==> inputs of exp/zinc <==
==> flow/design.v <==
`timescale 1ns/1ns
module ALU (
    input  logic clk,
    input  logic rst_n,
    input  logic [5:0] alu_op,
    input  logic word,
    input  logic [15:0] a,
    input  logic [15:0] b,
    input  logic cf_in,
    input  logic [4:0] shift_cnt,
    output logic [15:0] result
);
    logic [15:0] a_in, b_in;
    parameter ADD = 6'b000000;
    parameter SUB = 6'b000001;
    parameter CMP = 6'b000010;
    parameter INC = 6'b000011;
    parameter DEC = 6'b000100;
    parameter NEG = 6'b000101;
    parameter AND = 6'b000110;
    parameter OR = 6'b000111;
    parameter XOR = 6'b001000;
    parameter NOT = 6'b001001;
    parameter TEST = 6'b001010;
    parameter SHL = 6'b001011;
    parameter SHR = 6'b001100;
    parameter SAR = 6'b001101;
    parameter ROL = 6'b001110;
    parameter ROR = 6'b001111;
    parameter RCL = 6'b010000;
    parameter RCR = 6'b010001;
    parameter MUL = 6'b010010;
    parameter IMUL = 6'b010011;
    parameter DIV = 6'b010100;
    parameter IDIV = 6'b010101;
    always @(posedge clk or negedge rst_n) begin
        if (!rst_n) begin
            a_in <= 0;
            b_in <= 0;
        end else begin
            case(alu_op)
                ADD: begin
                    result <= a + b;
                end
                SUB: begin
                    result <= a - b;
                end
                CMP: begin
                    result <= a - b;
                end
                INC: begin
                    result <= a + 1;
                end
                DEC: begin
                    result <= a - 1;
                end
                NEG: begin
                    result <= 0 - a;
                end
                AND: begin
                    result <= a & b;
                end
                OR: begin
                    result <= a | b;
                end
                XOR: begin
                    result <= a ^ b;
                end
                NOT: begin
                    result <= ~a;
                end
                TEST: begin
                    result <= a & b;
                end
                SHL: begin
                    result <= a << shift_cnt;
                end
                SHR: begin
                    result <= a >> shift_cnt;
                end
                SAR: begin
                    result <= a >>> shift_cnt;
                end
                ROL: begin
                    result <= {a[15:0], a[15:0]};
                end
                ROR: begin
                    result <= {a[0], a[15:1]};
                end
                RCL: begin
                    result <= {a[15:0], cf_in};
                end
                RCR: begin
                    result <= {cf_in, a[15:0]};
                end
                MUL: begin
                    result <= a * b;    
                end
                IMUL: begin
                    result <= a * b;    
                end
                DIV: begin
                    result <= (b == 16'd0) ? 16'hFFFF : a / b;
                end
                IDIV: begin
                    result <= (b == 16'd0) ? 16'hFFFF : a / b;
                end
            endcase
        end
    end
endmodule
==> flow/run.sh <==
#!/bin/bash
# the make line also repeats each setting of config.mk as NAME=value (left out here)
make -C /OpenROAD-flow-scripts/flow DESIGN_CONFIG=/design/flow/config.mk WORK_HOME=/design/flow/orfs CLKGATE_MAP_FILE= finish
==> flow/config.mk <==
export PLATFORM = sky130hd
export DESIGN_NAME = ALU
export DESIGN_NICKNAME = ALU
export VERILOG_FILES = /design/flow/design.v
export SDC_FILE = /design/flow/constraint.sdc
export NUM_CORES = 4
export LEC_CHECK = 0
export ABC_AREA = 1
export CAP_MARGIN = 40
export CORE_ASPECT_RATIO = 1.33
export CORE_MARGIN = 2
export CORE_UTILIZATION = 72
export CTS_CLUSTER_DIAMETER = 267
export CTS_CLUSTER_SIZE = 98
export PLACE_DENSITY = 0.42
export SLEW_MARGIN = 20
==> flow/constraint.sdc <==
create_clock -name core_clock -period 47.5 [get_ports {clk}]
set_input_delay 9.5000 -clock core_clock [delete_from_list [all_inputs] [get_ports {clk}]]
set_output_delay 9.5000 -clock core_clock [all_outputs]
set_load 0.01 [all_outputs]
==> exp/harbor: changes against exp/zinc <==
--- a/flow/config.mk
+++ b/flow/config.mk
@@ -8,9 +8,11 @@
 export ABC_AREA = 1
-export CAP_MARGIN = 40
-export CORE_ASPECT_RATIO = 1.33
+export CAP_MARGIN = 15
+export CORE_ASPECT_RATIO = 0.7
 export CORE_MARGIN = 2
 export CORE_UTILIZATION = 72
-export CTS_CLUSTER_DIAMETER = 267
+export CTS_CLUSTER_DIAMETER = 393
 export CTS_CLUSTER_SIZE = 98
 export PLACE_DENSITY = 0.42
+export SETUP_SLACK_MARGIN = 2.59
 export SLEW_MARGIN = 20
+export TNS_END_PERCENT = 45
==> flow/constraint.sdc (replaced) <==
create_clock -name core_clock -period 30.4 [get_ports {clk}]
set_input_delay 6.0800 -clock core_clock [delete_from_list [all_inputs] [get_ports {clk}]]
set_output_delay 6.0800 -clock core_clock [all_outputs]
set_load 0.01 [all_outputs]
==> exp/yarrow: changes against exp/zinc <==
==> flow/config.mk (replaced) <==
export PLATFORM = sky130hd
export DESIGN_NAME = ALU
export DESIGN_NICKNAME = ALU
export VERILOG_FILES = /design/flow/design.v
export SDC_FILE = /design/flow/constraint.sdc
export NUM_CORES = 4
export LEC_CHECK = 0
export CAP_MARGIN = 20
export CORE_MARGIN = 2
export CORE_UTILIZATION = 65
export CTS_CLUSTER_DIAMETER = 98
export SLEW_MARGIN = 20
==> flow/constraint.sdc (replaced) <==
create_clock -name core_clock -period 36.7 [get_ports {clk}]
set_input_delay 7.3400 -clock core_clock [delete_from_list [all_inputs] [get_ports {clk}]]
set_output_delay 7.3400 -clock core_clock [all_outputs]
set_load 0.01 [all_outputs]
==> exp/tundra: changes against exp/zinc <==
==> flow/config.mk (replaced) <==
export PLATFORM = sky130hd
export DESIGN_NAME = ALU
export DESIGN_NICKNAME = ALU
export VERILOG_FILES = /design/flow/design.v
export SDC_FILE = /design/flow/constraint.sdc
export NUM_CORES = 4
export LEC_CHECK = 0
export CAP_MARGIN = 20
export CORE_MARGIN = 2
export CORE_UTILIZATION = 40
export CTS_CLUSTER_DIAMETER = 332
export CTS_CLUSTER_SIZE = 100
export PLACE_DENSITY = 0.89
export SLEW_MARGIN = 20
==> flow/constraint.sdc (replaced) <==
create_clock -name core_clock -period 100.0 [get_ports {clk}]
set_input_delay 20.0000 -clock core_clock [delete_from_list [all_inputs] [get_ports {clk}]]
set_output_delay 20.0000 -clock core_clock [all_outputs]
set_load 0.01 [all_outputs]
==> results.toml <==
# generated from flow reports
[run_status]
status = "did not finish"
error_line = "[ERROR GRT-0232] Routing congestion too high. Check the congestion heatmap in the GUI."
stop_stage = "global routing (5_1_grt)"

[synthesis]
synth-adder-area-share_pct = 28.7
most_common_cell = "nand2_1"
top_cells_by_area = "ha_1, nand2_1, inv_1"
mux_share_pct = 0.312
compound_area_share_pct = 17.2
synth-xor-area-share_pct = 5.73
synth_cells = 2548

[floorplanning]
die_width_um = 182
die_y_um = 129

[place]
place_area_sq_um = 17200
dp_worst_setup_slack_ns = -0.553

[cts]
cts_resized = 237

[global_route]
use_met3_pct = 82.5
The numbers above come from exp/harbor.

==> results.toml <==
# implementation run metrics
[run_status]
status = "complete, no violations"

[pwr]
internal_power_uw = 95.7
power_frac_comb_pct = 92.1

[final_layout]
design_area_sq_um = 17100
buf_share_pct = 5.47

[synthesis]
ys_seq_share_pct = 3.03
synth_cells = 2158
synth-adder-area-share_pct = 29.0
most_common_cell = "ha_1"
compound_area_share_pct = 27.1
mux_share_pct = 4.97

[worst_setup_path]
path_buffers = 5

[place]
place_area_sq_um = 17000
dp_worst_setup_slack_ns = 48.38

[global_route]
grt_pass1_vias = 16000
use_met3_pct = 4.75

[cts]
cts_resized = 0
clk_pin_slew_ns = 0.05

[floorplanning]
die_width_um = 203

[sta]
setup_slack_ns = 47.51
The numbers above come from exp/tundra.

==> results.toml <==
# implementation run metrics
[cts]
cts_resized = 0

[floorplanning]
die_width_um = 133
die_y_um = 176

[worst_setup_path]
cpPeakStageDelay_ns = 0.87

[synthesis]
compound_area_share_pct = 17.2
most_common_cell = "nand2_1"
synth_cells = 2548
top_cells_by_area = "ha_1, nand2_1, inv_1"
synth-xor-area-share_pct = 5.73
synth-adder-area-share_pct = 28.7
mux_share_pct = 0.312

[run_status]
status = "complete, no violations"

[place]
place_area_sq_um = 16800

[global_route]
use_met3_pct = 9.36
The numbers above come from exp/zinc.

==> results.toml <==
# implementation run metrics
[cts]
cts_resized = 0

[synthesis]
mux_share_pct = 4.97
top_cells_by_area = "ha_1, fa_1, nand2_1"
most_common_cell = "ha_1"
synth_cells = 2158
compound_area_share_pct = 27.1

[final_layout]
buf_share_pct = 6.87

[place]
dp_worst_setup_slack_ns = 0.0682
place_area_sq_um = 16900

[worst_setup_path]
cp.depth = 115

[run_status]
status = "complete, no violations"

[floorplanning]
die_width_um = 160
die_y_um = 160
The numbers above come from exp/yarrow.

